### design.v
`timescale 1ns/10ps
module IOTDF( clk, rst, in_en, iot_in, fn_sel, busy, valid, iot_out);
input          clk;
input          rst;
input          in_en;
input  [7:0]   iot_in;
input  [2:0]   fn_sel;
output         busy;
output         valid;
output [127:0] iot_out;
localparam ENCRYPT = 1, DECRYPT = 2, CRC_GEN = 3, TOP2MAX = 4, LAST2MIN = 5;
localparam FUNC_LEFT_1 = 0, FUNC_LEFT_2 = 1, FUNC_RIGHT_1 = 2, FUNC_RIGHT_2 = 3, FUNC_KEEP = 4;
reg [3:0]cnt_read_r, cnt_read_w;  
reg [2:0]cnt_round_r, cnt_round_w;  
reg [1:0]start_output_flag_r, start_output_flag_w;  
reg [2:0] fn_sel_r;
wire [2:0]fn_sel_w = fn_sel;
reg [127:0]iot_in_r, iot_in_w;
reg valid_r;
reg [127:0]iot_out1_r, iot_out1_w;
reg [127:0]iot_out2_r, iot_out2_w;
wire [63:0]IP_out;
wire [31:0]IP_out_L, IP_out_R;
wire [63:0]FP_in, FP_out;
wire [31:0]XOR_out, XOR_in1, XOR_in2;
reg [31:0]MUX_out1_63_32, MUX_out1_31_0;
wire [63:0]MUX_out1_127_64;
wire [55:0]MUX_sub_key_gen_in;
reg [2:0]sub_key_gen_func;
wire [55:0]PC1_out;
wire [47:0]KEY;
wire [55:0]KEY_before_PC2_w, KEY_before_PC2_r;  
wire [2:0]CRC_remainder;
reg [10:0]crc_dividend_in;
reg [127:0]crc_iot_out1_w;
reg Is_in_biggerthan_out1_r, Is_in_biggerthan_out1_w;  
reg Is_in_biggerthan_out2_r, Is_in_biggerthan_out2_w;  
wire Is_in_biggerthan_out1_8b, Is_in_biggerthan_out2_8b;  
wire Is_in_equal_out1_8b, Is_in_equal_out2_8b;  
reg [7:0]cmp_in_in, cmp_in_out1, cmp_in_out2;  
assign busy = 0;
assign valid = valid_r; 
assign iot_out = ((fn_sel_r==TOP2MAX || fn_sel_r==LAST2MIN) && cnt_read_r==1)? iot_out1_r:iot_out2_r;  
always@(*)begin
	cnt_read_w = (in_en)?cnt_read_r + 1'b1:cnt_read_r;
end
always@(posedge clk or posedge rst)begin
	if(rst) cnt_read_r <= 0;
	else cnt_read_r <= cnt_read_w;
end
always@(*)begin
	cnt_round_w = (cnt_read_r==15)? cnt_round_r + 1'b1:cnt_round_r;
end
always@(posedge clk or posedge rst)begin
	if(rst) cnt_round_r <= 0;
	else cnt_round_r <= cnt_round_w;
end
always@(*)begin
	if(start_output_flag_r==0 && cnt_read_r==15)start_output_flag_w = 1;
	else if(start_output_flag_r==1 && cnt_read_r==15)start_output_flag_w = 2;
	else start_output_flag_w = start_output_flag_r;
end
always@(posedge clk or posedge rst)begin
	if(rst) start_output_flag_r <= 0;
	else start_output_flag_r <= start_output_flag_w;
end
always@(posedge clk)begin  
	if(rst)begin end
	else fn_sel_r <= fn_sel_w;
end
always@(posedge clk or posedge rst)begin
	if(rst) valid_r <= 1'b0;
	else if((fn_sel_r==TOP2MAX || fn_sel_r==LAST2MIN))begin
		valid_r <= ((cnt_read_r==0 || cnt_read_r==1) && cnt_round_r==0 && start_output_flag_r == 2);
	end
	else begin
		valid_r <= (cnt_read_r==0 && start_output_flag_r == 2);
	end 
end
always@(posedge clk)begin
	if(rst)begin end
	else iot_in_r <= iot_in_w;
end
always@(*)begin
	iot_out1_w = iot_out1_r;
	if(fn_sel_r==ENCRYPT || fn_sel_r==DECRYPT)begin
		iot_out1_w[63:0] = {MUX_out1_63_32, MUX_out1_31_0};
		iot_out1_w[119:64] = KEY_before_PC2_w;
	end
	else if(fn_sel_r==CRC_GEN)begin
		if(cnt_read_r==0)iot_out1_w = iot_in_r;
		else iot_out1_w = crc_iot_out1_w;
	end
	else begin  
		if(cnt_round_r==1 && cnt_read_r==0)begin  
			iot_out1_w = iot_in_r; 
		end
		else if(cnt_read_r==0)begin  
			if((fn_sel_r==TOP2MAX  &&   Is_in_biggerthan_out1_w &&  Is_in_biggerthan_out2_w)||
			   (fn_sel_r==LAST2MIN && (!Is_in_biggerthan_out1_w)&&(!Is_in_biggerthan_out2_w))) iot_out1_w = iot_in_r;
		end
	end
end
always@(posedge clk)begin
	if(rst)begin end
	else iot_out1_r <= iot_out1_w;
end
always@(*)begin
	iot_out2_w = iot_out2_r;
	if(fn_sel_r==ENCRYPT || fn_sel_r==DECRYPT)begin
		if(cnt_read_r==0)iot_out2_w[63:0] = FP_out;  
		if(cnt_read_r==1)iot_out2_w[127:64] = iot_in_r[127:64];  
	end
	else if(fn_sel_r==CRC_GEN)begin
		if(cnt_read_r==0)iot_out2_w = CRC_remainder; 
	end
	else begin  
		if(cnt_round_r==1 && cnt_read_r==0)begin  
			iot_out2_w = (fn_sel_r==TOP2MAX)? 0:{128{1'b1}};  
		end
		else if(cnt_read_r==0)begin  
			if(fn_sel_r==TOP2MAX && Is_in_biggerthan_out2_w)begin
				if(Is_in_biggerthan_out1_w) iot_out2_w = iot_out1_r;
				else iot_out2_w = iot_in_r;
			end
			if(fn_sel_r==LAST2MIN && !Is_in_biggerthan_out2_w)begin
				if(!Is_in_biggerthan_out1_w) iot_out2_w = iot_out1_r;
				else iot_out2_w = iot_in_r;
			end
		end
	end
end
always@(posedge clk)begin
	if(rst)begin end
	else iot_out2_r <= iot_out2_w;
end
assign IP_out = {iot_in_r[ 6],iot_in_r[14],iot_in_r[22],iot_in_r[30]
			    ,iot_in_r[38],iot_in_r[46],iot_in_r[54],iot_in_r[62]
			    ,iot_in_r[ 4],iot_in_r[12],iot_in_r[20],iot_in_r[28]
			    ,iot_in_r[36],iot_in_r[44],iot_in_r[52],iot_in_r[60]
			    ,iot_in_r[ 2],iot_in_r[10],iot_in_r[18],iot_in_r[26]
			    ,iot_in_r[34],iot_in_r[42],iot_in_r[50],iot_in_r[58]
			    ,iot_in_r[ 0],iot_in_r[ 8],iot_in_r[16],iot_in_r[24]
			    ,iot_in_r[32],iot_in_r[40],iot_in_r[48],iot_in_r[56]
			    ,iot_in_r[ 7],iot_in_r[15],iot_in_r[23],iot_in_r[31]
			    ,iot_in_r[39],iot_in_r[47],iot_in_r[55],iot_in_r[63]
			    ,iot_in_r[ 5],iot_in_r[13],iot_in_r[21],iot_in_r[29]
			    ,iot_in_r[37],iot_in_r[45],iot_in_r[53],iot_in_r[61]
			    ,iot_in_r[ 3],iot_in_r[11],iot_in_r[19],iot_in_r[27]
			    ,iot_in_r[35],iot_in_r[43],iot_in_r[51],iot_in_r[59]
			    ,iot_in_r[ 1],iot_in_r[ 9],iot_in_r[17],iot_in_r[25]
			    ,iot_in_r[33],iot_in_r[41],iot_in_r[49],iot_in_r[57]};
assign 	{IP_out_L, IP_out_R} = IP_out;
assign FP_in = {XOR_out, iot_out1_r[31:0]};
assign FP_out = {FP_in[24],FP_in[56],FP_in[16],FP_in[48]
			    ,FP_in[ 8],FP_in[40],FP_in[ 0],FP_in[32]
			    ,FP_in[25],FP_in[57],FP_in[17],FP_in[49]
			    ,FP_in[ 9],FP_in[41],FP_in[ 1],FP_in[33]
			    ,FP_in[26],FP_in[58],FP_in[18],FP_in[50]
			    ,FP_in[10],FP_in[42],FP_in[ 2],FP_in[34]
			    ,FP_in[27],FP_in[59],FP_in[19],FP_in[51]
			    ,FP_in[11],FP_in[43],FP_in[ 3],FP_in[35]
			    ,FP_in[28],FP_in[60],FP_in[20],FP_in[52]
			    ,FP_in[12],FP_in[44],FP_in[ 4],FP_in[36]
			    ,FP_in[29],FP_in[61],FP_in[21],FP_in[53]
			    ,FP_in[13],FP_in[45],FP_in[ 5],FP_in[37]
			    ,FP_in[30],FP_in[62],FP_in[22],FP_in[54]
			    ,FP_in[14],FP_in[46],FP_in[ 6],FP_in[38]
			    ,FP_in[31],FP_in[63],FP_in[23],FP_in[55]
			    ,FP_in[15],FP_in[47],FP_in[ 7],FP_in[39]};
assign PC1_out = {iot_in_r[ 71],iot_in_r[ 79],iot_in_r[ 87],iot_in_r[95]
				 ,iot_in_r[103],iot_in_r[111],iot_in_r[119],iot_in_r[127]
				 ,iot_in_r[ 70],iot_in_r[ 78],iot_in_r[ 86],iot_in_r[94]
				 ,iot_in_r[102],iot_in_r[110],iot_in_r[118],iot_in_r[126]
				 ,iot_in_r[ 69],iot_in_r[ 77],iot_in_r[ 85],iot_in_r[93]
				 ,iot_in_r[101],iot_in_r[109],iot_in_r[117],iot_in_r[125]
				 ,iot_in_r[ 68],iot_in_r[ 76],iot_in_r[ 84],iot_in_r[92]
				 ,iot_in_r[ 65],iot_in_r[ 73],iot_in_r[ 81],iot_in_r[89]
				 ,iot_in_r[ 97],iot_in_r[105],iot_in_r[113],iot_in_r[121]
				 ,iot_in_r[ 66],iot_in_r[ 74],iot_in_r[ 82],iot_in_r[90]
				 ,iot_in_r[ 98],iot_in_r[106],iot_in_r[114],iot_in_r[122]
				 ,iot_in_r[ 67],iot_in_r[ 75],iot_in_r[ 83],iot_in_r[91]
				 ,iot_in_r[ 99],iot_in_r[107],iot_in_r[115],iot_in_r[123]
				 ,iot_in_r[100],iot_in_r[108],iot_in_r[116],iot_in_r[124]};
assign KEY_before_PC2_r = iot_out1_r[119:64];
assign KEY = {KEY_before_PC2_r[42],KEY_before_PC2_r[39],KEY_before_PC2_r[45],KEY_before_PC2_r[32]			     
			 ,KEY_before_PC2_r[55],KEY_before_PC2_r[51],KEY_before_PC2_r[53],KEY_before_PC2_r[28]			     
			 ,KEY_before_PC2_r[41],KEY_before_PC2_r[50],KEY_before_PC2_r[35],KEY_before_PC2_r[46]			     
			 ,KEY_before_PC2_r[33],KEY_before_PC2_r[37],KEY_before_PC2_r[44],KEY_before_PC2_r[52]			     
			 ,KEY_before_PC2_r[30],KEY_before_PC2_r[48],KEY_before_PC2_r[40],KEY_before_PC2_r[49]			     
			 ,KEY_before_PC2_r[29],KEY_before_PC2_r[36],KEY_before_PC2_r[43],KEY_before_PC2_r[54]			     
			 ,KEY_before_PC2_r[15],KEY_before_PC2_r[ 4],KEY_before_PC2_r[25],KEY_before_PC2_r[19]			     
			 ,KEY_before_PC2_r[ 9],KEY_before_PC2_r[ 1],KEY_before_PC2_r[26],KEY_before_PC2_r[16]			     
			 ,KEY_before_PC2_r[ 5],KEY_before_PC2_r[11],KEY_before_PC2_r[23],KEY_before_PC2_r[ 8]			     
			 ,KEY_before_PC2_r[12],KEY_before_PC2_r[ 7],KEY_before_PC2_r[17],KEY_before_PC2_r[ 0]			     
			 ,KEY_before_PC2_r[22],KEY_before_PC2_r[ 3],KEY_before_PC2_r[10],KEY_before_PC2_r[14]			
			 ,KEY_before_PC2_r[ 6],KEY_before_PC2_r[20],KEY_before_PC2_r[27],KEY_before_PC2_r[24]};
always@(*)begin
	if(fn_sel_r==1)begin  
		if(cnt_read_r==0||cnt_read_r==1||cnt_read_r==8||cnt_read_r==15) sub_key_gen_func = FUNC_LEFT_1;  
		else sub_key_gen_func = FUNC_LEFT_2;  
	end
	else begin  
		if(cnt_read_r==0||cnt_read_r==1||cnt_read_r==8||cnt_read_r==15) sub_key_gen_func = (cnt_read_r==0)? FUNC_KEEP:FUNC_RIGHT_1;  
		else sub_key_gen_func = FUNC_RIGHT_2;  
	end
end
Sub_Key Sub_Key_u(
	.sub_key_in(MUX_sub_key_gen_in),
	.func_in(sub_key_gen_func),
	.sub_key_out(KEY_before_PC2_w));	
F_Function F_Function_u(
.key_in(KEY),
.R_in(iot_out1_r[31:0]),
.F_out(XOR_in2));
assign XOR_in1 = iot_out1_r[63:32];
assign XOR_out = XOR_in1 ^ XOR_in2;
assign MUX_sub_key_gen_in = (cnt_read_r==0)? PC1_out:KEY_before_PC2_r;
always@(*)begin
	if(cnt_read_r==0)MUX_out1_63_32 = IP_out_L;
	else MUX_out1_63_32 = iot_out1_r[31:0];
end
always@(*)begin
	if(cnt_read_r==0)MUX_out1_31_0 = IP_out_R;
	else MUX_out1_31_0 = XOR_out;
end
CRC_Gen CRC_Gen_u(
.crc_dividend_in(crc_dividend_in),  
.crc_remainder_out(CRC_remainder));
always@(*)begin
	Is_in_biggerthan_out1_w = (Is_in_equal_out1_8b)? Is_in_biggerthan_out1_r:Is_in_biggerthan_out1_8b;
	Is_in_biggerthan_out2_w = (Is_in_equal_out2_8b)? Is_in_biggerthan_out2_r:Is_in_biggerthan_out2_8b;
end
always@(posedge clk)begin
	if(rst)begin end
	else begin
		Is_in_biggerthan_out1_r <= Is_in_biggerthan_out1_w;
		Is_in_biggerthan_out2_r <= Is_in_biggerthan_out2_w;
	end
end
always@(*)begin
	iot_in_w = iot_in_r;
	crc_iot_out1_w = iot_out1_r;
	case(cnt_read_r)
	1:begin
		cmp_in_in   =   iot_in_r[7:0];
		cmp_in_out1 = iot_out1_r[7:0];
		cmp_in_out2 = iot_out2_r[7:0];
		iot_in_w[15:8] = iot_in;
		crc_dividend_in = iot_out1_r[127:117];
		crc_iot_out1_w[119:117] = CRC_remainder;
	end
	2:begin
		cmp_in_in   =   iot_in_r[15:8];
		cmp_in_out1 = iot_out1_r[15:8];
		cmp_in_out2 = iot_out2_r[15:8];
		iot_in_w[23:16] = iot_in;
		crc_dividend_in = iot_out1_r[119:109];
		crc_iot_out1_w[111:109] = CRC_remainder;
	end
	3:begin
		cmp_in_in   =   iot_in_r[23:16];
		cmp_in_out1 = iot_out1_r[23:16];
		cmp_in_out2 = iot_out2_r[23:16];
		iot_in_w[31:24] = iot_in;
		crc_dividend_in = iot_out1_r[111:101];
		crc_iot_out1_w[103:101] = CRC_remainder;
	end
	4:begin
		cmp_in_in   =   iot_in_r[31:24];
		cmp_in_out1 = iot_out1_r[31:24];
		cmp_in_out2 = iot_out2_r[31:24];
		iot_in_w[39:32] = iot_in;
		crc_dividend_in = iot_out1_r[103:93];
		crc_iot_out1_w[95:93] = CRC_remainder;
	end
	5:begin
		cmp_in_in   =   iot_in_r[39:32];
		cmp_in_out1 = iot_out1_r[39:32];
		cmp_in_out2 = iot_out2_r[39:32];
		iot_in_w[47:40] = iot_in;
		crc_dividend_in = iot_out1_r[95:85];
		crc_iot_out1_w[87:85] = CRC_remainder;
	end
	6:begin
		cmp_in_in   =   iot_in_r[47:40];
		cmp_in_out1 = iot_out1_r[47:40];
		cmp_in_out2 = iot_out2_r[47:40];
		iot_in_w[55:48] = iot_in;
		crc_dividend_in = iot_out1_r[87:77];
		crc_iot_out1_w[79:77] = CRC_remainder;
	end
	7:begin
		cmp_in_in   =   iot_in_r[55:48];
		cmp_in_out1 = iot_out1_r[55:48];
		cmp_in_out2 = iot_out2_r[55:48];
		iot_in_w[63:56] = iot_in;
		crc_dividend_in = iot_out1_r[79:69];
		crc_iot_out1_w[71:69] = CRC_remainder;
	end
	8:begin
		cmp_in_in   =   iot_in_r[63:56];
		cmp_in_out1 = iot_out1_r[63:56];
		cmp_in_out2 = iot_out2_r[63:56];
		iot_in_w[71:64] = iot_in;
		crc_dividend_in = iot_out1_r[71:61];
		crc_iot_out1_w[63:61] = CRC_remainder;
	end
	9:begin
		cmp_in_in   =   iot_in_r[71:64];
		cmp_in_out1 = iot_out1_r[71:64];
		cmp_in_out2 = iot_out2_r[71:64];
		iot_in_w[79:72] = iot_in;
		crc_dividend_in = iot_out1_r[63:53];
		crc_iot_out1_w[55:53] = CRC_remainder;
	end
	10:begin
		cmp_in_in   =   iot_in_r[79:72];
		cmp_in_out1 = iot_out1_r[79:72];
		cmp_in_out2 = iot_out2_r[79:72];
		iot_in_w[87:80] = iot_in;
		crc_dividend_in = iot_out1_r[55:45];
		crc_iot_out1_w[47:45] = CRC_remainder;
	end
	11:begin
		cmp_in_in   =   iot_in_r[87:80];
		cmp_in_out1 = iot_out1_r[87:80];
		cmp_in_out2 = iot_out2_r[87:80];
		iot_in_w[95:88] = iot_in;
		crc_dividend_in = iot_out1_r[47:37];
		crc_iot_out1_w[39:37] = CRC_remainder;
	end
	12:begin
		cmp_in_in   =   iot_in_r[95:88];
		cmp_in_out1 = iot_out1_r[95:88];
		cmp_in_out2 = iot_out2_r[95:88];
		iot_in_w[103:96] = iot_in;
		crc_dividend_in = iot_out1_r[39:29];
		crc_iot_out1_w[31:29] = CRC_remainder;
	end
	13:begin
		cmp_in_in   =   iot_in_r[103:96];
		cmp_in_out1 = iot_out1_r[103:96];
		cmp_in_out2 = iot_out2_r[103:96];
		iot_in_w[111:104] = iot_in;
		crc_dividend_in = iot_out1_r[31:21];
		crc_iot_out1_w[23:21] = CRC_remainder;
	end
	14:begin
		cmp_in_in   =   iot_in_r[111:104];
		cmp_in_out1 = iot_out1_r[111:104];
		cmp_in_out2 = iot_out2_r[111:104];
		iot_in_w[119:112] = iot_in;
		crc_dividend_in = iot_out1_r[23:13];
		crc_iot_out1_w[15:13] = CRC_remainder;
	end
	15:begin
		cmp_in_in   =   iot_in_r[119:112];
		cmp_in_out1 = iot_out1_r[119:112];
		cmp_in_out2 = iot_out2_r[119:112];
		iot_in_w[127:120] = iot_in;
		crc_dividend_in = iot_out1_r[15:5];
		crc_iot_out1_w[7:5] = CRC_remainder;
	end
	0:begin
		cmp_in_in   =   iot_in_r[127:120];
		cmp_in_out1 = iot_out1_r[127:120];
		cmp_in_out2 = iot_out2_r[127:120];
		iot_in_w[7:0] = iot_in;
		crc_dividend_in = {iot_out1_r[7:0], 3'b0};
	end
	endcase
end
assign Is_in_biggerthan_out1_8b = (cmp_in_in > cmp_in_out1);
assign Is_in_biggerthan_out2_8b = (cmp_in_in > cmp_in_out2);
assign Is_in_equal_out1_8b = (cmp_in_in == cmp_in_out1);
assign Is_in_equal_out2_8b = (cmp_in_in == cmp_in_out2);
endmodule
module F_Function(
input   [47:0] key_in,
input   [31:0] R_in,
output  [31:0] F_out);
wire [47:0]expansion_out = {R_in[ 0],R_in[31],R_in[30],R_in[29]
						   ,R_in[28],R_in[27],R_in[28],R_in[27]
						   ,R_in[26],R_in[25],R_in[24],R_in[23]
						   ,R_in[24],R_in[23],R_in[22],R_in[21]
						   ,R_in[20],R_in[19],R_in[20],R_in[19]
						   ,R_in[18],R_in[17],R_in[16],R_in[15]
						   ,R_in[16],R_in[15],R_in[14],R_in[13]
						   ,R_in[12],R_in[11],R_in[12],R_in[11]
						   ,R_in[10],R_in[ 9],R_in[ 8],R_in[ 7]
						   ,R_in[ 8],R_in[ 7],R_in[ 6],R_in[ 5]
						   ,R_in[ 4],R_in[ 3],R_in[ 4],R_in[ 3]
						   ,R_in[ 2],R_in[ 1],R_in[ 0],R_in[31]};
wire [47:0]xor_out = key_in ^ expansion_out;
wire [5:0]S1_in = xor_out[47:42];
wire [5:0]S2_in = xor_out[41:36];
wire [5:0]S3_in = xor_out[35:30];
wire [5:0]S4_in = xor_out[29:24];
wire [5:0]S5_in = xor_out[23:18];
wire [5:0]S6_in = xor_out[17:12];
wire [5:0]S7_in = xor_out[11: 6];
wire [5:0]S8_in = xor_out[ 5: 0];
reg [3:0]S1_out;
reg [3:0]S2_out;
reg [3:0]S3_out;
reg [3:0]S4_out;
reg [3:0]S5_out;
reg [3:0]S6_out;
reg [3:0]S7_out;
reg [3:0]S8_out;
always@(*)begin
	case({S1_in[5], S1_in[0]})
		2'b00:begin
			case(S1_in[4:1])
				4'b0000: S1_out = 14;
				4'b0001: S1_out = 4;
				4'b0010: S1_out = 13;
				4'b0011: S1_out = 1;
				4'b0100: S1_out = 2;
				4'b0101: S1_out = 15;
				4'b0110: S1_out = 11;
				4'b0111: S1_out = 8;
				4'b1000: S1_out = 3;
				4'b1001: S1_out = 10;
				4'b1010: S1_out = 6;
				4'b1011: S1_out = 12;
				4'b1100: S1_out = 5;
				4'b1101: S1_out = 9;
				4'b1110: S1_out = 0;
				4'b1111: S1_out = 7;
			endcase
		end
		2'b01:begin
			case(S1_in[4:1])
				4'b0000: S1_out = 0;
				4'b0001: S1_out = 15;
				4'b0010: S1_out = 7;
				4'b0011: S1_out = 4;
				4'b0100: S1_out = 14;
				4'b0101: S1_out = 2;
				4'b0110: S1_out = 13;
				4'b0111: S1_out = 1;
				4'b1000: S1_out = 10;
				4'b1001: S1_out = 6;
				4'b1010: S1_out = 12;
				4'b1011: S1_out = 11;
				4'b1100: S1_out = 9;
				4'b1101: S1_out = 5;
				4'b1110: S1_out = 3;
				4'b1111: S1_out = 8;
			endcase
		end
		2'b10:begin
			case(S1_in[4:1])
				4'b0000: S1_out = 4;
				4'b0001: S1_out = 1;
				4'b0010: S1_out = 14;
				4'b0011: S1_out = 8;
				4'b0100: S1_out = 13;
				4'b0101: S1_out = 6;
				4'b0110: S1_out = 2;
				4'b0111: S1_out = 11;
				4'b1000: S1_out = 15;
				4'b1001: S1_out = 12;
				4'b1010: S1_out = 9;
				4'b1011: S1_out = 7;
				4'b1100: S1_out = 3;
				4'b1101: S1_out = 10;
				4'b1110: S1_out = 5;
				4'b1111: S1_out = 0;
			endcase
		end
		2'b11:begin
			case(S1_in[4:1])
				4'b0000: S1_out = 15;
				4'b0001: S1_out = 12;
				4'b0010: S1_out = 8;
				4'b0011: S1_out = 2;
				4'b0100: S1_out = 4;
				4'b0101: S1_out = 9;
				4'b0110: S1_out = 1;
				4'b0111: S1_out = 7;
				4'b1000: S1_out = 5;
				4'b1001: S1_out = 11;
				4'b1010: S1_out = 3;
				4'b1011: S1_out = 14;
				4'b1100: S1_out = 10;
				4'b1101: S1_out = 0;
				4'b1110: S1_out = 6;
				4'b1111: S1_out = 13;
			endcase
		end
	endcase
end
always@(*)begin
	case({S2_in[5], S2_in[0]})
		2'b00:begin
			case(S2_in[4:1])
				4'b0000: S2_out = 15;
				4'b0001: S2_out = 1;
				4'b0010: S2_out = 8;
				4'b0011: S2_out = 14;
				4'b0100: S2_out = 6;
				4'b0101: S2_out = 11;
				4'b0110: S2_out = 3;
				4'b0111: S2_out = 4;
				4'b1000: S2_out = 9;
				4'b1001: S2_out = 7;
				4'b1010: S2_out = 2;
				4'b1011: S2_out = 13;
				4'b1100: S2_out = 12;
				4'b1101: S2_out = 0;
				4'b1110: S2_out = 5;
				4'b1111: S2_out = 10;
			endcase
		end
		2'b01:begin
			case(S2_in[4:1])
				4'b0000: S2_out = 3;
				4'b0001: S2_out = 13;
				4'b0010: S2_out = 4;
				4'b0011: S2_out = 7;
				4'b0100: S2_out = 15;
				4'b0101: S2_out = 2;
				4'b0110: S2_out = 8;
				4'b0111: S2_out = 14;
				4'b1000: S2_out = 12;
				4'b1001: S2_out = 0;
				4'b1010: S2_out = 1;
				4'b1011: S2_out = 10;
				4'b1100: S2_out = 6;
				4'b1101: S2_out = 9;
				4'b1110: S2_out = 11;
				4'b1111: S2_out = 5;
			endcase
		end
		2'b10:begin
			case(S2_in[4:1])
				4'b0000: S2_out = 0;
				4'b0001: S2_out = 14;
				4'b0010: S2_out = 7;
				4'b0011: S2_out = 11;
				4'b0100: S2_out = 10;
				4'b0101: S2_out = 4;
				4'b0110: S2_out = 13;
				4'b0111: S2_out = 1;
				4'b1000: S2_out = 5;
				4'b1001: S2_out = 8;
				4'b1010: S2_out = 12;
				4'b1011: S2_out = 6;
				4'b1100: S2_out = 9;
				4'b1101: S2_out = 3;
				4'b1110: S2_out = 2;
				4'b1111: S2_out = 15;
			endcase
		end
		2'b11:begin
			case(S2_in[4:1])
				4'b0000: S2_out = 13;
				4'b0001: S2_out = 8;
				4'b0010: S2_out = 10;
				4'b0011: S2_out = 1;
				4'b0100: S2_out = 3;
				4'b0101: S2_out = 15;
				4'b0110: S2_out = 4;
				4'b0111: S2_out = 2;
				4'b1000: S2_out = 11;
				4'b1001: S2_out = 6;
				4'b1010: S2_out = 7;
				4'b1011: S2_out = 12;
				4'b1100: S2_out = 0;
				4'b1101: S2_out = 5;
				4'b1110: S2_out = 14;
				4'b1111: S2_out = 9;
			endcase
		end
	endcase
end
always@(*)begin
	case({S3_in[5], S3_in[0]})
		2'b00:begin
			case(S3_in[4:1])
				4'b0000: S3_out = 10;
				4'b0001: S3_out = 0;
				4'b0010: S3_out = 9;
				4'b0011: S3_out = 14;
				4'b0100: S3_out = 6;
				4'b0101: S3_out = 3;
				4'b0110: S3_out = 15;
				4'b0111: S3_out = 5;
				4'b1000: S3_out = 1;
				4'b1001: S3_out = 13;
				4'b1010: S3_out = 12;
				4'b1011: S3_out = 7;
				4'b1100: S3_out = 11;
				4'b1101: S3_out = 4;
				4'b1110: S3_out = 2;
				4'b1111: S3_out = 8;
			endcase
		end
		2'b01:begin
			case(S3_in[4:1])
				4'b0000: S3_out = 13;
				4'b0001: S3_out = 7;
				4'b0010: S3_out = 0;
				4'b0011: S3_out = 9;
				4'b0100: S3_out = 3;
				4'b0101: S3_out = 4;
				4'b0110: S3_out = 6;
				4'b0111: S3_out = 10;
				4'b1000: S3_out = 2;
				4'b1001: S3_out = 8;
				4'b1010: S3_out = 5;
				4'b1011: S3_out = 14;
				4'b1100: S3_out = 12;
				4'b1101: S3_out = 11;
				4'b1110: S3_out = 15;
				4'b1111: S3_out = 1;
			endcase
		end
		2'b10:begin
			case(S3_in[4:1])
				4'b0000: S3_out = 13;
				4'b0001: S3_out = 6;
				4'b0010: S3_out = 4;
				4'b0011: S3_out = 9;
				4'b0100: S3_out = 8;
				4'b0101: S3_out = 15;
				4'b0110: S3_out = 3;
				4'b0111: S3_out = 0;
				4'b1000: S3_out = 11;
				4'b1001: S3_out = 1;
				4'b1010: S3_out = 2;
				4'b1011: S3_out = 12;
				4'b1100: S3_out = 5;
				4'b1101: S3_out = 10;
				4'b1110: S3_out = 14;
				4'b1111: S3_out = 7;
			endcase
		end
		2'b11:begin
			case(S3_in[4:1])
				4'b0000: S3_out = 1;
				4'b0001: S3_out = 10;
				4'b0010: S3_out = 13;
				4'b0011: S3_out = 0;
				4'b0100: S3_out = 6;
				4'b0101: S3_out = 9;
				4'b0110: S3_out = 8;
				4'b0111: S3_out = 7;
				4'b1000: S3_out = 4;
				4'b1001: S3_out = 15;
				4'b1010: S3_out = 14;
				4'b1011: S3_out = 3;
				4'b1100: S3_out = 11;
				4'b1101: S3_out = 5;
				4'b1110: S3_out = 2;
				4'b1111: S3_out = 12;
			endcase
		end
	endcase
end
always@(*)begin
	case({S4_in[5], S4_in[0]})
		2'b00:begin
			case(S4_in[4:1])
				4'b0000: S4_out = 7;
				4'b0001: S4_out = 13;
				4'b0010: S4_out = 14;
				4'b0011: S4_out = 3;
				4'b0100: S4_out = 0;
				4'b0101: S4_out = 6;
				4'b0110: S4_out = 9;
				4'b0111: S4_out = 10;
				4'b1000: S4_out = 1;
				4'b1001: S4_out = 2;
				4'b1010: S4_out = 8;
				4'b1011: S4_out = 5;
				4'b1100: S4_out = 11;
				4'b1101: S4_out = 12;
				4'b1110: S4_out = 4;
				4'b1111: S4_out = 15;
			endcase
		end
		2'b01:begin
			case(S4_in[4:1])
				4'b0000: S4_out = 13;
				4'b0001: S4_out = 8;
				4'b0010: S4_out = 11;
				4'b0011: S4_out = 5;
				4'b0100: S4_out = 6;
				4'b0101: S4_out = 15;
				4'b0110: S4_out = 0;
				4'b0111: S4_out = 3;
				4'b1000: S4_out = 4;
				4'b1001: S4_out = 7;
				4'b1010: S4_out = 2;
				4'b1011: S4_out = 12;
				4'b1100: S4_out = 1;
				4'b1101: S4_out = 10;
				4'b1110: S4_out = 14;
				4'b1111: S4_out = 9;
			endcase
		end
		2'b10:begin
			case(S4_in[4:1])
				4'b0000: S4_out = 10;
				4'b0001: S4_out = 6;
				4'b0010: S4_out = 9;
				4'b0011: S4_out = 0;
				4'b0100: S4_out = 12;
				4'b0101: S4_out = 11;
				4'b0110: S4_out = 7;
				4'b0111: S4_out = 13;
				4'b1000: S4_out = 15;
				4'b1001: S4_out = 1;
				4'b1010: S4_out = 3;
				4'b1011: S4_out = 14;
				4'b1100: S4_out = 5;
				4'b1101: S4_out = 2;
				4'b1110: S4_out = 8;
				4'b1111: S4_out = 4;
			endcase
		end
		2'b11:begin
			case(S4_in[4:1])
				4'b0000: S4_out = 3;
				4'b0001: S4_out = 15;
				4'b0010: S4_out = 0;
				4'b0011: S4_out = 6;
				4'b0100: S4_out = 10;
				4'b0101: S4_out = 1;
				4'b0110: S4_out = 13;
				4'b0111: S4_out = 8;
				4'b1000: S4_out = 9;
				4'b1001: S4_out = 4;
				4'b1010: S4_out = 5;
				4'b1011: S4_out = 11;
				4'b1100: S4_out = 12;
				4'b1101: S4_out = 7;
				4'b1110: S4_out = 2;
				4'b1111: S4_out = 14;
			endcase
		end
	endcase
end
always@(*)begin
	case({S5_in[5], S5_in[0]})
		2'b00:begin
			case(S5_in[4:1])
				4'b0000: S5_out = 2;
				4'b0001: S5_out = 12;
				4'b0010: S5_out = 4;
				4'b0011: S5_out = 1;
				4'b0100: S5_out = 7;
				4'b0101: S5_out = 10;
				4'b0110: S5_out = 11;
				4'b0111: S5_out = 6;
				4'b1000: S5_out = 8;
				4'b1001: S5_out = 5;
				4'b1010: S5_out = 3;
				4'b1011: S5_out = 15;
				4'b1100: S5_out = 13;
				4'b1101: S5_out = 0;
				4'b1110: S5_out = 14;
				4'b1111: S5_out = 9;
			endcase
		end
		2'b01:begin
			case(S5_in[4:1])
				4'b0000: S5_out = 14;
				4'b0001: S5_out = 11;
				4'b0010: S5_out = 2;
				4'b0011: S5_out = 12;
				4'b0100: S5_out = 4;
				4'b0101: S5_out = 7;
				4'b0110: S5_out = 13;
				4'b0111: S5_out = 1;
				4'b1000: S5_out = 5;
				4'b1001: S5_out = 0;
				4'b1010: S5_out = 15;
				4'b1011: S5_out = 10;
				4'b1100: S5_out = 3;
				4'b1101: S5_out = 9;
				4'b1110: S5_out = 8;
				4'b1111: S5_out = 6;
			endcase
		end
		2'b10:begin
			case(S5_in[4:1])
				4'b0000: S5_out = 4;
				4'b0001: S5_out = 2;
				4'b0010: S5_out = 1;
				4'b0011: S5_out = 11;
				4'b0100: S5_out = 10;
				4'b0101: S5_out = 13;
				4'b0110: S5_out = 7;
				4'b0111: S5_out = 8;
				4'b1000: S5_out = 15;
				4'b1001: S5_out = 9;
				4'b1010: S5_out = 12;
				4'b1011: S5_out = 5;
				4'b1100: S5_out = 6;
				4'b1101: S5_out = 3;
				4'b1110: S5_out = 0;
				4'b1111: S5_out = 14;
			endcase
		end
		2'b11:begin
			case(S5_in[4:1])
				4'b0000: S5_out = 11;
				4'b0001: S5_out = 8;
				4'b0010: S5_out = 12;
				4'b0011: S5_out = 7;
				4'b0100: S5_out = 1;
				4'b0101: S5_out = 14;
				4'b0110: S5_out = 2;
				4'b0111: S5_out = 13;
				4'b1000: S5_out = 6;
				4'b1001: S5_out = 15;
				4'b1010: S5_out = 0;
				4'b1011: S5_out = 9;
				4'b1100: S5_out = 10;
				4'b1101: S5_out = 4;
				4'b1110: S5_out = 5;
				4'b1111: S5_out = 3;
			endcase
		end
	endcase
end
always@(*)begin
	case({S6_in[5], S6_in[0]})
		2'b00:begin
			case(S6_in[4:1])
				4'b0000: S6_out = 12;
				4'b0001: S6_out = 1;
				4'b0010: S6_out = 10;
				4'b0011: S6_out = 15;
				4'b0100: S6_out = 9;
				4'b0101: S6_out = 2;
				4'b0110: S6_out = 6;
				4'b0111: S6_out = 8;
				4'b1000: S6_out = 0;
				4'b1001: S6_out = 13;
				4'b1010: S6_out = 3;
				4'b1011: S6_out = 4;
				4'b1100: S6_out = 14;
				4'b1101: S6_out = 7;
				4'b1110: S6_out = 5;
				4'b1111: S6_out = 11;
			endcase
		end
		2'b01:begin
			case(S6_in[4:1])
				4'b0000: S6_out = 10;
				4'b0001: S6_out = 15;
				4'b0010: S6_out = 4;
				4'b0011: S6_out = 2;
				4'b0100: S6_out = 7;
				4'b0101: S6_out = 12;
				4'b0110: S6_out = 9;
				4'b0111: S6_out = 5;
				4'b1000: S6_out = 6;
				4'b1001: S6_out = 1;
				4'b1010: S6_out = 13;
				4'b1011: S6_out = 14;
				4'b1100: S6_out = 0;
				4'b1101: S6_out = 11;
				4'b1110: S6_out = 3;
				4'b1111: S6_out = 8;
			endcase
		end
		2'b10:begin
			case(S6_in[4:1])
				4'b0000: S6_out = 9;
				4'b0001: S6_out = 14;
				4'b0010: S6_out = 15;
				4'b0011: S6_out = 5;
				4'b0100: S6_out = 2;
				4'b0101: S6_out = 8;
				4'b0110: S6_out = 12;
				4'b0111: S6_out = 3;
				4'b1000: S6_out = 7;
				4'b1001: S6_out = 0;
				4'b1010: S6_out = 4;
				4'b1011: S6_out = 10;
				4'b1100: S6_out = 1;
				4'b1101: S6_out = 13;
				4'b1110: S6_out = 11;
				4'b1111: S6_out = 6;
			endcase
		end
		2'b11:begin
			case(S6_in[4:1])
				4'b0000: S6_out = 4;
				4'b0001: S6_out = 3;
				4'b0010: S6_out = 2;
				4'b0011: S6_out = 12;
				4'b0100: S6_out = 9;
				4'b0101: S6_out = 5;
				4'b0110: S6_out = 15;
				4'b0111: S6_out = 10;
				4'b1000: S6_out = 11;
				4'b1001: S6_out = 14;
				4'b1010: S6_out = 1;
				4'b1011: S6_out = 7;
				4'b1100: S6_out = 6;
				4'b1101: S6_out = 0;
				4'b1110: S6_out = 8;
				4'b1111: S6_out = 13;
			endcase
		end
	endcase
end
always@(*)begin
	case({S7_in[5], S7_in[0]})
		2'b00:begin
			case(S7_in[4:1])
				4'b0000: S7_out = 4;
				4'b0001: S7_out = 11;
				4'b0010: S7_out = 2;
				4'b0011: S7_out = 14;
				4'b0100: S7_out = 15;
				4'b0101: S7_out = 0;
				4'b0110: S7_out = 8;
				4'b0111: S7_out = 13;
				4'b1000: S7_out = 3;
				4'b1001: S7_out = 12;
				4'b1010: S7_out = 9;
				4'b1011: S7_out = 7;
				4'b1100: S7_out = 5;
				4'b1101: S7_out = 10;
				4'b1110: S7_out = 6;
				4'b1111: S7_out = 1;
			endcase
		end
		2'b01:begin
			case(S7_in[4:1])
				4'b0000: S7_out = 13;
				4'b0001: S7_out = 0;
				4'b0010: S7_out = 11;
				4'b0011: S7_out = 7;
				4'b0100: S7_out = 4;
				4'b0101: S7_out = 9;
				4'b0110: S7_out = 1;
				4'b0111: S7_out = 10;
				4'b1000: S7_out = 14;
				4'b1001: S7_out = 3;
				4'b1010: S7_out = 5;
				4'b1011: S7_out = 12;
				4'b1100: S7_out = 2;
				4'b1101: S7_out = 15;
				4'b1110: S7_out = 8;
				4'b1111: S7_out = 6;
			endcase
		end
		2'b10:begin
			case(S7_in[4:1])
				4'b0000: S7_out = 1;
				4'b0001: S7_out = 4;
				4'b0010: S7_out = 11;
				4'b0011: S7_out = 13;
				4'b0100: S7_out = 12;
				4'b0101: S7_out = 3;
				4'b0110: S7_out = 7;
				4'b0111: S7_out = 14;
				4'b1000: S7_out = 10;
				4'b1001: S7_out = 15;
				4'b1010: S7_out = 6;
				4'b1011: S7_out = 8;
				4'b1100: S7_out = 0;
				4'b1101: S7_out = 5;
				4'b1110: S7_out = 9;
				4'b1111: S7_out = 2;
			endcase
		end
		2'b11:begin
			case(S7_in[4:1])
				4'b0000: S7_out = 6;
				4'b0001: S7_out = 11;
				4'b0010: S7_out = 13;
				4'b0011: S7_out = 8;
				4'b0100: S7_out = 1;
				4'b0101: S7_out = 4;
				4'b0110: S7_out = 10;
				4'b0111: S7_out = 7;
				4'b1000: S7_out = 9;
				4'b1001: S7_out = 5;
				4'b1010: S7_out = 0;
				4'b1011: S7_out = 15;
				4'b1100: S7_out = 14;
				4'b1101: S7_out = 2;
				4'b1110: S7_out = 3;
				4'b1111: S7_out = 12;
			endcase
		end
	endcase
end
always@(*)begin
	case({S8_in[5], S8_in[0]})
		2'b00:begin
			case(S8_in[4:1])
				4'b0000: S8_out = 13;
				4'b0001: S8_out = 2;
				4'b0010: S8_out = 8;
				4'b0011: S8_out = 4;
				4'b0100: S8_out = 6;
				4'b0101: S8_out = 15;
				4'b0110: S8_out = 11;
				4'b0111: S8_out = 1;
				4'b1000: S8_out = 10;
				4'b1001: S8_out = 9;
				4'b1010: S8_out = 3;
				4'b1011: S8_out = 14;
				4'b1100: S8_out = 5;
				4'b1101: S8_out = 0;
				4'b1110: S8_out = 12;
				4'b1111: S8_out = 7;
			endcase
		end
		2'b01:begin
			case(S8_in[4:1])
				4'b0000: S8_out = 1;
				4'b0001: S8_out = 15;
				4'b0010: S8_out = 13;
				4'b0011: S8_out = 8;
				4'b0100: S8_out = 10;
				4'b0101: S8_out = 3;
				4'b0110: S8_out = 7;
				4'b0111: S8_out = 4;
				4'b1000: S8_out = 12;
				4'b1001: S8_out = 5;
				4'b1010: S8_out = 6;
				4'b1011: S8_out = 11;
				4'b1100: S8_out = 0;
				4'b1101: S8_out = 14;
				4'b1110: S8_out = 9;
				4'b1111: S8_out = 2;
			endcase
		end
		2'b10:begin
			case(S8_in[4:1])
				4'b0000: S8_out = 7;
				4'b0001: S8_out = 11;
				4'b0010: S8_out = 4;
				4'b0011: S8_out = 1;
				4'b0100: S8_out = 9;
				4'b0101: S8_out = 12;
				4'b0110: S8_out = 14;
				4'b0111: S8_out = 2;
				4'b1000: S8_out = 0;
				4'b1001: S8_out = 6;
				4'b1010: S8_out = 10;
				4'b1011: S8_out = 13;
				4'b1100: S8_out = 15;
				4'b1101: S8_out = 3;
				4'b1110: S8_out = 5;
				4'b1111: S8_out = 8;
			endcase
		end
		2'b11:begin
			case(S8_in[4:1])
				4'b0000: S8_out = 2;
				4'b0001: S8_out = 1;
				4'b0010: S8_out = 14;
				4'b0011: S8_out = 7;
				4'b0100: S8_out = 4;
				4'b0101: S8_out = 10;
				4'b0110: S8_out = 8;
				4'b0111: S8_out = 13;
				4'b1000: S8_out = 15;
				4'b1001: S8_out = 12;
				4'b1010: S8_out = 9;
				4'b1011: S8_out = 0;
				4'b1100: S8_out = 3;
				4'b1101: S8_out = 5;
				4'b1110: S8_out = 6;
				4'b1111: S8_out = 11;
			endcase
		end
	endcase
end
wire [31:0]P_in = {S1_out,S2_out,S3_out,S4_out,S5_out,S6_out,S7_out,S8_out};
assign F_out = {P_in[16],P_in[25],P_in[12],P_in[11]
			   ,P_in[ 3],P_in[20],P_in[ 4],P_in[15]
			   ,P_in[31],P_in[17],P_in[ 9],P_in[ 6]
			   ,P_in[27],P_in[14],P_in[ 1],P_in[22]
			   ,P_in[30],P_in[24],P_in[ 8],P_in[18]
			   ,P_in[ 0],P_in[ 5],P_in[29],P_in[23]
			   ,P_in[13],P_in[19],P_in[ 2],P_in[26]
			   ,P_in[10],P_in[21],P_in[28],P_in[ 7]};
endmodule
module Sub_Key(
input   [55:0] sub_key_in,
input   [2:0] func_in,
output  reg[55:0] sub_key_out);
localparam FUNC_LEFT_1 = 0, FUNC_LEFT_2 = 1, FUNC_RIGHT_1 = 2, FUNC_RIGHT_2 = 3, FUNC_KEEP = 4;
wire [27:0]sub_key_in_msb = sub_key_in[55:28];
wire [27:0]sub_key_in_lsb = sub_key_in[27:0];
wire [27:0]sub_key_in_msb_left_1 = {sub_key_in_msb[26:0], sub_key_in_msb[27]};
wire [27:0]sub_key_in_lsb_left_1 = {sub_key_in_lsb[26:0], sub_key_in_lsb[27]};
wire [27:0]sub_key_in_msb_left_2 = {sub_key_in_msb[25:0], sub_key_in_msb[27:26]};
wire [27:0]sub_key_in_lsb_left_2 = {sub_key_in_lsb[25:0], sub_key_in_lsb[27:26]};
wire [27:0]sub_key_in_msb_right_1 = {sub_key_in_msb[0], sub_key_in_msb[27:1]};
wire [27:0]sub_key_in_lsb_right_1 = {sub_key_in_lsb[0], sub_key_in_lsb[27:1]};
wire [27:0]sub_key_in_msb_right_2 = {sub_key_in_msb[1:0], sub_key_in_msb[27:2]};
wire [27:0]sub_key_in_lsb_right_2 = {sub_key_in_lsb[1:0], sub_key_in_lsb[27:2]};
always@(*)begin
	case(func_in)
		FUNC_LEFT_1: sub_key_out = {sub_key_in_msb_left_1, sub_key_in_lsb_left_1};
		FUNC_LEFT_2: sub_key_out = {sub_key_in_msb_left_2, sub_key_in_lsb_left_2};
		FUNC_RIGHT_1: sub_key_out = {sub_key_in_msb_right_1, sub_key_in_lsb_right_1};
		FUNC_RIGHT_2: sub_key_out = {sub_key_in_msb_right_2, sub_key_in_lsb_right_2};
		FUNC_KEEP: sub_key_out = sub_key_in;
		default: sub_key_out = sub_key_in;
	endcase
end
endmodule
module CRC_Gen(
input   [10:0] crc_dividend_in,
output   [2:0] crc_remainder_out);
assign crc_remainder_out[2] =  crc_dividend_in[9] ^ crc_dividend_in[8] ^ crc_dividend_in[6] ^ crc_dividend_in[5] ^ crc_dividend_in[3] ^ crc_dividend_in[2];
assign crc_remainder_out[1] =  crc_dividend_in[10] ^ crc_dividend_in[9] ^ crc_dividend_in[7] ^ crc_dividend_in[6] ^ crc_dividend_in[4] ^ crc_dividend_in[3] ^ crc_dividend_in[1];
assign crc_remainder_out[0] =  crc_dividend_in[0];
endmodule
### run.sh
#!/bin/bash
# the make line also repeats each setting of config.mk as NAME=value (left out here)
make -C /OpenROAD-flow-scripts/flow DESIGN_CONFIG=/design/flow/config.mk WORK_HOME=/design/flow/orfs CLKGATE_MAP_FILE= finish
### config.mk
export PLATFORM = sky130hd
export DESIGN_NAME = IOTDF
export DESIGN_NICKNAME = IOTDF
export VERILOG_FILES = /design/flow/design.v
export SDC_FILE = /design/flow/constraint.sdc
export NUM_CORES = 4
export LEC_CHECK = 0
export CAP_MARGIN = 20
export CORE_ASPECT_RATIO = 1.79
export CORE_MARGIN = 2
export CORE_UTILIZATION = 55
export MAX_ROUTING_LAYER = met4
export SETUP_SLACK_MARGIN = -0.26
export SLEW_MARGIN = 20
### constraint.sdc
create_clock -name core_clock -period 4.62 [get_ports {clk}]
set_input_delay 0.9240 -clock core_clock [delete_from_list [all_inputs] [get_ports {clk}]]
set_output_delay 0.9240 -clock core_clock [all_outputs]
set_load 0.01 [all_outputs]
==> results of run 1 <==
[timing repair]
item | in CTS
resized | 6
setup endpoints to repair | 355
hold buffers | 0
buffers inserted | 1
pin swaps | 1
gates cloned | 0
[per-layer routing]
metal | GRT overflow | global-route usage (%)
met3 | 16 | 55.8
met4 | 169 | 76.9
met1 | 15 | 74.7
met5 | - | -
met2 | 338 | 94.6
[through the flow]
step / utilization [%] / worst slack (ns)
CTS: 67.0 / -0.233
detailed placement: 64.6 / -0.501
global placement: 64.6 / -0.529
floorplan: - / -0.746
==> job_summary.md, run 1 <==
### Flow metrics

| Metric | Value |
|---|---|
| Area fraction in and, or, nand and nor cells after synthesis | 12.9% |
| Library cell with the highest instance count after synthesis | edfxtp_1 |
| Boundary pin count | 144 |
| Total placed instance area | 0.0362 sq mm |
| Error text reported by the tool | [ERROR GRT-0116] Global routing finished with congestion. Check the congestion regions in the DRC Viewer. |
| Average instance area after synthesis | 9.27 sq um |
| Core Util at FP | 55.7% |
| Mapped Nets | 3464 |
| YS chip area | 0.0312 sq mm |
| Area fraction in mux cells | 9.13% |
| Most used flip-flop cell after synthesis | edfxtp_1 |
| Result of the run | stopped before the end |
| Post-synthesis share of cell area spent on xor and xnor gates | 4.01% |
| Buffer type at the clock tree root | clkbuf_16 |
| Die extent in y | 323 um |
| Floorplan die area | 0.0587 sq mm |
| Cell Type Count | 85 |
| Placed Cells | 4286 |
| Yosys warning total | 3 |
| Mapped Cells | 3366 |
| Last weighted congestion value of the routability-driven placer | 1.38 |
| Cell type contributing the most total cell area after synthesis | edfxtp_1 |
| Total overflow reported by the global router | 538 |
| Sequential fraction of the synthesis area | 38.3% |
| Clk sinks | 400 |
| TritonCTS buffer count | 39 |
| Longest Clk Path Bufs | 3 |
| Core Box Area | 0.0560 sq mm |
| Half-perimeter wire length of the detailed placement result | 149000 um |
| Fa+ha+maj area frac | 3.43% |
| Synthesized-area fraction occupied by ao, oa, aoi and oai cells | 26.5% |
| Post-synth tally of flip-flops with integrated enable | 389 |
| Dominant combinational cell family by area after synthesis | AND-OR/OR-AND gates |
| Post-synthesis cell count from yosys | 3366 |
| Top cell area share | 37.4% |
| Largest cells by area | edfxtp_1, mux2_2, o21ai_0, nand2_1, a21oi_1 |
| Floorplan row count | 116 |
| Fraction of registers with async set or reset after synthesis | 2.75% |
| #FFs+latches synth | 400 |
| Post-Syn Area | 0.0312 sq mm |
| Number of levels in the clock H-tree | 2 |
| Die W | 182 um |
| Aggregate global-route resource usage | 76.7% |
| Stage reached | global routing (5_1_grt) |
| Most used standard cells in the synthesized netlist | edfxtp_1, nand2_1, clkbuf_1, o21ai_0, a21oi_1 |
| Port Buf Inserts | 142 |
==> run 2: changes to the inputs <==
- ABC_AREA: unset -> 1
- CELL_PAD_IN_SITES_DETAIL_PLACEMENT: unset -> 2
- CELL_PAD_IN_SITES_GLOBAL_PLACEMENT: unset -> 2
- CORE_ASPECT_RATIO: 1.79 -> unset
- CORE_MARGIN: 2 -> 10
- CORE_UTILIZATION: 55 -> 30
- CTS_CLUSTER_DIAMETER: unset -> 195
- PLACE_DENSITY: unset -> 0.51
- SETUP_SLACK_MARGIN: -0.26 -> 0.1
- SLEW_MARGIN: 20 -> 30
- TNS_END_PERCENT: unset -> 70
- clock period: 4.62 -> 7.05 ns (I/O delays scaled with it)
==> run 2 against run 1 <==
Synthesized cell count up 23%. Now clean on timing, DRC and antenna. Die area up 97%. Area after synthesis down 1.3%.
==> job_summary.md, run 2 <==
### Flow metrics

| Metric | Value |
|---|---|
| Worst reg2reg startpoint | cnt_read_r[2] |
| Area added between synthesis and finish | 18.7% |
| Post-Syn Area | 0.0308 sq mm (was 0.0312 sq mm) |
| Number of cells on the critical path | 26 |
| Cell Type Count | 60 (was 85) |
| Worst setup path endpoint | iot_out2_r[1] |
| Core Util at FP | 30.2% (was 55.7%) |
| Crit Path Class | flip-flop to flip-flop |
| Accumulated negative setup slack | 0 ns |
| Largest net degree at the start of global routing | 83 |
| Worst-case hold path end point | start_output_flag_r[0] |
| Floorplan die area | 0.116 sq mm (was 0.0587 sq mm) |
| Vias | 36800 |
| Combinational gate area | 0.0162 sq mm |
| Largest incremental delay on the critical path | 0.68 ns |
| Final worst-path cycle share | 94.2% |
| Fa+ha+maj area frac | 3.41% (was 3.43%) |
| Hold buffer count at cts | 0 (unchanged) |
| Endpoint required time on the critical path | 7.42 ns |
| Top cell area share | 37.9% (was 37.4%) |
| Category of the worst setup path launch point | flip-flop |
| Count of buffering cells on the critical path with inverters included | 4 |
| Critical path origin | cnt_read_r[2] |
| Setup Skew | 0.0780 ns |
| Endpoint of the most critical register-to-register path | iot_out2_r[1] |
| Time the worst path needs with I/O delays and setup | 6.64 ns |
| YS chip area | 0.0308 sq mm (was 0.0312 sq mm) |
| Dominant combinational cell family by area after synthesis | AND-OR/OR-AND gates (unchanged) |
| Mapped Cells | 4157 (was 3366) |
| Largest cells by area | edfxtp_1, nand2_1, o21ai_0, o22ai_1, inv_1 (was edfxtp_1, mux2_2, o21ai_0, nand2_1, a21oi_1) |
| Max-capacitance violation count | 0 |
| Unrepaired setup endpoints after global routing | no |
| Relative slew slack | 24.6% |
| Yosys warning total | 3 (unchanged) |
| Register-to-register setup slack | 0.41 ns |
| Via count of the first global-routing pass | 35900 |
| Port Buf Inserts | 142 (unchanged) |
| Slowest CP cell | dfrtp_2 |
| Placed Cells | 5579 (was 4286) |
| Number of vias per cell after detailed routing | 6.47 |
| Longest Clk Path Bufs | 3 (unchanged) |
| Critical Path End Type | flip-flop |
| Buffer type at the clock tree root | clkbuf_16 (unchanged) |
| Most used cell, CP | nand2_1 |
| Final std cells w/o fill | 5683 |
| Hold path cells | 2 |
| Area fraction in and, or, nand and nor cells after synthesis | 20.0% (was 12.9%) |
| Global-route wire length before repair | 310000 um |
| Total overflow reported by the global router | 0 |
| Area fraction in mux cells | 0.219% (was 9.13%) |
| #FFs+latches synth | 400 (unchanged) |
| Post-synth tally of flip-flops with integrated enable | 389 (unchanged) |
| Mapped Nets | 4255 (was 3464) |
| Post-synthesis cell count from yosys | 4157 (was 3366) |
| Number of fill cells in the layout | 11900 |
| Synthesized-area fraction occupied by ao, oa, aoi and oai cells | 26.1% (was 26.5%) |
| Peak Freq | 151 MHz |
| Average instance area after synthesis | 7.41 sq um (was 9.27 sq um) |
| Library cell with the highest instance count after synthesis | nand2_1 (was edfxtp_1) |
| Routed len/inst | 40.4 um |
| Class of the most critical hold timing path | flip-flop to flip-flop |
| Last weighted congestion value of the routability-driven placer | 1.06 (was 1.38) |
| Die extent in y | 340 um (was 323 um) |
| Maximum fanout along the worst path | 21 |
| Cell type contributing the most total cell area after synthesis | edfxtp_1 (unchanged) |
| Pin slew with the least headroom to its limit | 1.12 ns |
| Sequential cell area in the final layout | 0.0120 sq mm |
| TritonCTS clock tree | yes |
| Most used standard cells in the synthesized netlist | nand2_1, o21ai_0, inv_1, edfxtp_1, a21oi_1 (was edfxtp_1, nand2_1, clkbuf_1, o21ai_0, a21oi_1) |
| Result of the run | timing/DRC/antenna clean (was stopped before the end) |
| Arrival time at the worst endpoint | 7.01 ns |
| Post-synthesis share of cell area spent on xor and xnor gates | 2.27% (was 4.01%) |
| Number of nets with antenna violations after detailed routing | 0 |
| Slew Viols, Final | 0 |
| Total Nets Final | 4365 |
| Number of levels in the clock H-tree | 2 (unchanged) |
| Aggregate global-route resource usage | 39.0% |
| Clock transition at the register clock pins on the worst setup and hold paths after CTS | 0.06 ns |
| Endpoints failing hold | 0 |
| # setup viols final | 0 |
| Fraction of registers with async set or reset after synthesis | 2.75% (unchanged) |
| Number of logged tool warnings | 86 |
| Number of antenna violations at the first check in global routing | 13 |
| TritonCTS buffer count | 52 (was 39) |
| Sum of routed wire length over all layers | 230000 um |
| Half-perimeter wire length of the detailed placement result | 175000 um (was 149000 um) |
| Number of DRC violations after detailed-routing iteration 0 | 5801 |
| Floorplan row count | 117 (was 116) |
| Number of cells traversed by the worst register-to-register path | 26 |
| Boundary pin count | 144 (unchanged) |
| Clk latency late pin | 0.72 ns |
| Most used flip-flop cell after synthesis | edfxtp_1 (unchanged) |
| Origin of the worst min-delay path | start_output_flag_r[0] |
| Sequential fraction of the synthesis area | 38.8% (was 38.3%) |
| Die W | 340 um (was 182 um) |
| Clk sinks | 400 (unchanged) |
| Core Box Area | 0.102 sq mm (was 0.0560 sq mm) |
| Number of design rule violations left after detail routing | 0 |
| Pre-antenna DRT Iters | 5 |
| Cell family with most CP delay | AND-OR/OR-AND gates |
==> run 2: routing by layer <==
layer	vias to the layer above	global-route usage (%)	share of wire, %
met1	18900	51.3	41
met4	0	20.2	6.2
met3	558	9.34	11
met2	2428	54.9	42
li1	14900	-	-
met5	-	-	0
==> run 2: area by class of cell <==
cell class / count / area share (%)
multi-input cells: 3017 / 44.3
flip-flops and latches: 400 / 32.7
repair buffers: 344 / 8.45
well taps: 1368 / 4.68
inverters: 452 / 4.67
clock buffers: 60 / 3.64
clock inverters: 37 / 1.56
diodes: 5 / 0.0342
==> run 2: metrics by stage <==
stage | utilization (%) | setup slack (ns) | cell area [sq um] | hold WS (ns)
5_1_grt | 35.9 | 0.296 | 36600 | 0.511
3_5_place_dp | 34.0 | 0.525 | 34600 | 0.461
6_report | 35.9 | 0.410 | 36600 | 0.468
4_1_cts | 35.9 | 0.478 | 36500 | 0.472
3_3_place_gp | 34.0 | 0.518 | 34600 | 0.458
2_1_floorplan | - | 0.482 | 30800 | 0.440
==> run 2: timing repair <==
action / CTS / global route
endpoints found under the hold margin: 0 / 0
gates resized: 0 / 1
setup buffers: 0 / 0
setup endpoints to repair: 0 / 17
==> run 3: changes to the inputs <==
- ABC_AREA: 1 -> unset
- CELL_PAD_IN_SITES_DETAIL_PLACEMENT: 2 -> unset
- CELL_PAD_IN_SITES_GLOBAL_PLACEMENT: 2 -> unset
- CORE_MARGIN: 10 -> 2
- CORE_UTILIZATION: 30 -> 61
- CTS_CLUSTER_DIAMETER: 195 -> unset
- CTS_CLUSTER_SIZE: unset -> 67
- MAX_ROUTING_LAYER: met4 -> unset
- PLACE_DENSITY: 0.51 -> unset
- SETUP_SLACK_MARGIN: 0.1 -> 1.1
- SLEW_MARGIN: 30 -> 20
- TNS_END_PERCENT: 70 -> unset
- clock period: 7.05 -> 3.77 ns (I/O delays scaled with it)
==> run 3 against run 2 <==
The flow now stops in global routing (5_1_grt). Die area shrank 54%. Synthesized cell count shrank 19%. Area after synthesis grew 1.3%.
==> job_summary.md, run 3 <==
### Flow metrics

| Metric | Value |
|---|---|
| Buffer type at the clock tree root | clkbuf_16 (unchanged) |
| Post-Syn Area | 0.0312 sq mm (was 0.0308 sq mm) |
| Total placed instance area | 0.0381 sq mm (was 0.0346 sq mm) |
| Cell type contributing the most total cell area after synthesis | edfxtp_1 (unchanged) |
| Synthesized-area fraction occupied by ao, oa, aoi and oai cells | 26.5% (was 26.1%) |
| Library cell with the highest instance count after synthesis | edfxtp_1 (was nand2_1) |
| Largest cells by area | edfxtp_1, mux2_2, o21ai_0, nand2_1, a21oi_1 (was edfxtp_1, nand2_1, o21ai_0, o22ai_1, inv_1) |
| Area fraction in mux cells | 9.13% (was 0.219%) |
| Average instance area after synthesis | 9.27 sq um (was 7.41 sq um) |
| #FFs+latches synth | 400 (unchanged) |
| Placed Cells | 4403 (was 5579) |
| Half-perimeter wire length of the detailed placement result | 130000 um (was 175000 um) |
| Clk sinks | 400 (unchanged) |
| Total overflow reported by the global router | 6 |
| Hold buffer count at cts | 0 (unchanged) |
| Cell Type Count | 85 (was 60) |
| YS chip area | 0.0312 sq mm (was 0.0308 sq mm) |
| Post-synth tally of flip-flops with integrated enable | 389 (unchanged) |
| Fraction of registers with async set or reset after synthesis | 2.75% (unchanged) |
| Most used flip-flop cell after synthesis | edfxtp_1 (unchanged) |
| Mapped Nets | 3464 (was 4255) |
| Floorplan die area | 0.0530 sq mm (was 0.116 sq mm) |
| TritonCTS buffer count | 44 (was 52) |
| Port Buf Inserts | 142 (unchanged) |
| Last weighted congestion value of the routability-driven placer | 1.37 (was 1.06) |
| Post-synthesis share of cell area spent on xor and xnor gates | 4.01% (was 2.27%) |
| Mapped Cells | 3366 (was 4157) |
| Stage reached | global routing (5_1_grt) |
| Result of the run | stopped before the end (was timing/DRC/antenna clean) |
| Dominant combinational cell family by area after synthesis | AND-OR/OR-AND gates (unchanged) |
| Post-synthesis cell count from yosys | 3366 (was 4157) |
| Number of levels in the clock H-tree | 2 (unchanged) |
| Floorplan row count | 82 (was 117) |
| Boundary pin count | 144 (unchanged) |
| Core Box Area | 0.0504 sq mm (was 0.102 sq mm) |
| Die extent in y | 230 um (was 340 um) |
| Most used standard cells in the synthesized netlist | edfxtp_1, nand2_1, clkbuf_1, o21ai_0, a21oi_1 (was nand2_1, o21ai_0, inv_1, edfxtp_1, a21oi_1) |
| Sequential fraction of the synthesis area | 38.3% (was 38.8%) |
| Top cell area share | 37.4% (was 37.9%) |
| Die W | 230 um (was 340 um) |
| Area fraction in and, or, nand and nor cells after synthesis | 12.9% (was 20.0%) |
| Longest Clk Path Bufs | 3 (unchanged) |
| Fa+ha+maj area frac | 3.43% (was 3.41%) |
| Yosys warning total | 3 (unchanged) |
| Aggregate global-route resource usage | 74.1% |
| Error text reported by the tool | [ERROR GRT-0232] Routing congestion too high. Check the congestion heatmap in the GUI. |
| Core Util at FP | 62.0% (was 30.2%) |
## run 3: through the flow
stage	utilization (%)	hold WS [ns]	setup slack (ns)	setup TNS, ns
detailed placement	75.5	0.464	-1.03	-349.22
global placement	75.5	0.459	-0.954	-333.99
CTS	80.7	0.478	-0.840	-373.09
floorplan	-	0.446	-1.60	-339.31
## run 3: per-layer routing
layer  overflow  GRT usage (%)
met5          0           44.8
met4          4           62.6
met3          0           63.9
met2          2           86.0
met1          0           77.9
## run 3: what timing repair did
| item | CTS |
|---|---|
| endpoints found under the setup margin | 730 |
| gates resized | 82 |
| buffers inserted | 43 |
| pin swaps | 70 |
| cloned | 14 |
==> run 4: changes to the inputs <==
- CORE_MARGIN: 2 -> 5
- CORE_UTILIZATION: 61 -> 30
- CTS_CLUSTER_SIZE: 67 -> unset
- PLACE_DENSITY: unset -> 0.51
- SETUP_SLACK_MARGIN: 1.1 -> 0.1
- SLEW_MARGIN: 20 -> 40
- TNS_END_PERCENT: unset -> 70
- clock period: 3.77 -> 6.0 ns (I/O delays scaled with it)
==> run 4 against run 3 <==
The run now finishes clean. Area after synthesis unchanged. Synthesized cell count unchanged. Die area increased by 110%.
==> job_summary.md, run 4 <==
### Flow metrics

| Metric | Value |
|---|---|
| Result of the run | timing/DRC/antenna clean (was stopped before the end) |
| Via count of the first global-routing pass | 30200 |
| Average instance area after synthesis | 9.27 sq um (unchanged) |
| Number of fill cells in the layout | 10400 |
| Area fraction in and, or, nand and nor cells after synthesis | 12.9% (unchanged) |
| Final worst-path cycle share | 97.4% |
| Most used standard cells in the synthesized netlist | edfxtp_1, nand2_1, clkbuf_1, o21ai_0, a21oi_1 (unchanged) |
| Maximum fanout along the worst path | 32 |
| Endpoint required time on the critical path | 6.24 ns |
| Endpoints failing hold | 0 |
| Hold path cells | 2 |
| Number of logged tool warnings | 88 |
| #FFs+latches synth | 400 (unchanged) |
| Count of buffering cells on the critical path with inverters included | 3 |
| Clk sinks | 400 (unchanged) |
| Pre-antenna DRT Iters | 8 |
| Slowest CP cell | a221oi_1 |
| Routed len/inst | 42.6 um |
| Post-synthesis cell count from yosys | 3366 (unchanged) |
| Crit Path Class | flip-flop to flip-flop |
| Port Buf Inserts | 142 (unchanged) |
| Number of nets with antenna violations after detailed routing | 0 |
| Mapped Nets | 3464 (unchanged) |
| Area fraction in mux cells | 9.13% (unchanged) |
| Worst setup path endpoint | iot_out1_r[31] |
| Top cell area share | 37.4% (unchanged) |
| Post-Syn Area | 0.0312 sq mm (unchanged) |
| Yosys warning total | 3 (unchanged) |
| Synthesized-area fraction occupied by ao, oa, aoi and oai cells | 26.5% (unchanged) |
| Clk latency late pin | 0.65 ns |
| Floorplan row count | 118 (was 82) |
| Sum of routed wire length over all layers | 207000 um |
| Area added between synthesis and finish | 18.6% |
| Number of design rule violations left after detail routing | 0 |
| Post-synthesis share of cell area spent on xor and xnor gates | 4.01% (unchanged) |
| Number of levels in the clock H-tree | 2 (unchanged) |
| Peak Freq | 171 MHz |
| Cell family with most CP delay | AND-OR/OR-AND gates |
| Hold buffer count at cts | 0 (unchanged) |
| Dominant combinational cell family by area after synthesis | AND-OR/OR-AND gates (unchanged) |
| Arrival time at the worst endpoint | 6.08 ns |
| Number of antenna violations at the first check in global routing | 29 |
| Class of the most critical hold timing path | flip-flop to flip-flop |
| Half-perimeter wire length of the detailed placement result | 153000 um (was 130000 um) |
| Number of cells traversed by the worst register-to-register path | 19 |
| Critical Path End Type | flip-flop |
| Last weighted congestion value of the routability-driven placer | 1.11 (was 1.37) |
| Aggregate global-route resource usage | 35.4% |
| Boundary pin count | 144 (unchanged) |
| Cell type contributing the most total cell area after synthesis | edfxtp_1 (unchanged) |
| Setup Skew | 0.0550 ns |
| Cell Type Count | 85 (unchanged) |
| Vias | 33000 |
| TritonCTS buffer count | 50 (was 44) |
| Register-to-register setup slack | 0.16 ns |
| Post-synth tally of flip-flops with integrated enable | 389 (unchanged) |
| Critical path origin | cnt_read_r[0] |
| Total overflow reported by the global router | 0 |
| Largest net degree at the start of global routing | 129 |
| Buffer type at the clock tree root | clkbuf_16 (unchanged) |
| Longest Clk Path Bufs | 3 (unchanged) |
| Largest cells by area | edfxtp_1, mux2_2, o21ai_0, nand2_1, a21oi_1 (unchanged) |
| Total Nets Final | 3511 |
| Core Box Area | 0.103 sq mm (was 0.0504 sq mm) |
| Relative slew slack | 37.6% |
| Most used flip-flop cell after synthesis | edfxtp_1 (unchanged) |
| Worst reg2reg startpoint | cnt_read_r[0] |
| Mapped Cells | 3366 (unchanged) |
| Number of vias per cell after detailed routing | 6.80 |
| Time the worst path needs with I/O delays and setup | 5.84 ns |
| Post-route design area | 0.0370 sq mm |
| Minimum hold slack | 0.485 ns |
| Core Util at FP | 30.2% (was 62.0%) |
| Largest incremental delay on the critical path | 0.66 ns |
| Max-capacitance violation count | 0 |
| TritonCTS clock tree | yes |
| Pin slew with the least headroom to its limit | 0.936 ns |
| Category of the worst setup path launch point | flip-flop |
| Endpoint of the most critical register-to-register path | iot_out1_r[31] |
| Clock transition at the register clock pins on the worst setup and hold paths after CTS | 0.07 ns |
| Accumulated negative setup slack | 0 ns |
| Slew Viols, Final | 0 |
| Floorplan die area | 0.111 sq mm (was 0.0530 sq mm) |
| Fraction of registers with async set or reset after synthesis | 2.75% (unchanged) |
| Global-route wire length before repair | 274000 um |
| Number of cells on the critical path | 19 |
| Final Core Density | 35.8% |
| Most used cell, CP | a21o_1 |
| Number of DRC violations after detailed-routing iteration 0 | 6735 |
[run 4: area by class of cell]
type | count | area [sq um] | area share [%]
Clock buffer | 58 | 1280 | 3.46
Multi-Input combinational cell | 2523 | 17900 | 48.3
Tap cell | 1380 | 1730 | 4.66
Antenna cell | 21 | 52.6 | 0.142
Clock inverter | 35 | 352 | 0.950
Inverter | 51 | 191 | 0.517
Timing Repair Buffer | 387 | 3560 | 9.63
Sequential cell | 400 | 12000 | 32.3
[run 4: layer usage]
metal / share of wire (%) / wire length, um / vias to the layer above / track usage [%]
met3: 13 / 26400 / 679 / 11.1
met4: 8.5 / 17700 / 10 / 24.5
li1: - / - / 13100 / -
met2: 40 / 82900 / 2913 / 49.2
met5: 0.034 / 70 / - / 0
met1: 39 / 79600 / 16300 / 46.5
[run 4: timing repair]
| item | CTS | global route |
|---|---|---|
| buffers inserted | 0 | 8 |
| gates resized | 0 | 3 |
| endpoints found under the setup margin | 0 | 150 |
| endpoints found under the hold margin | 0 | 0 |
[run 4: per-stage QoR]
step | setup WS [ns] | std cells
final | 0.156 | 4855
after global routing | 0.128 | 4834
after CTS | 0.276 | 4825
after detailed placement | 0.330 | 4732
after global placement | 0.305 | 4732
after floorplan | 0.178 | 3366
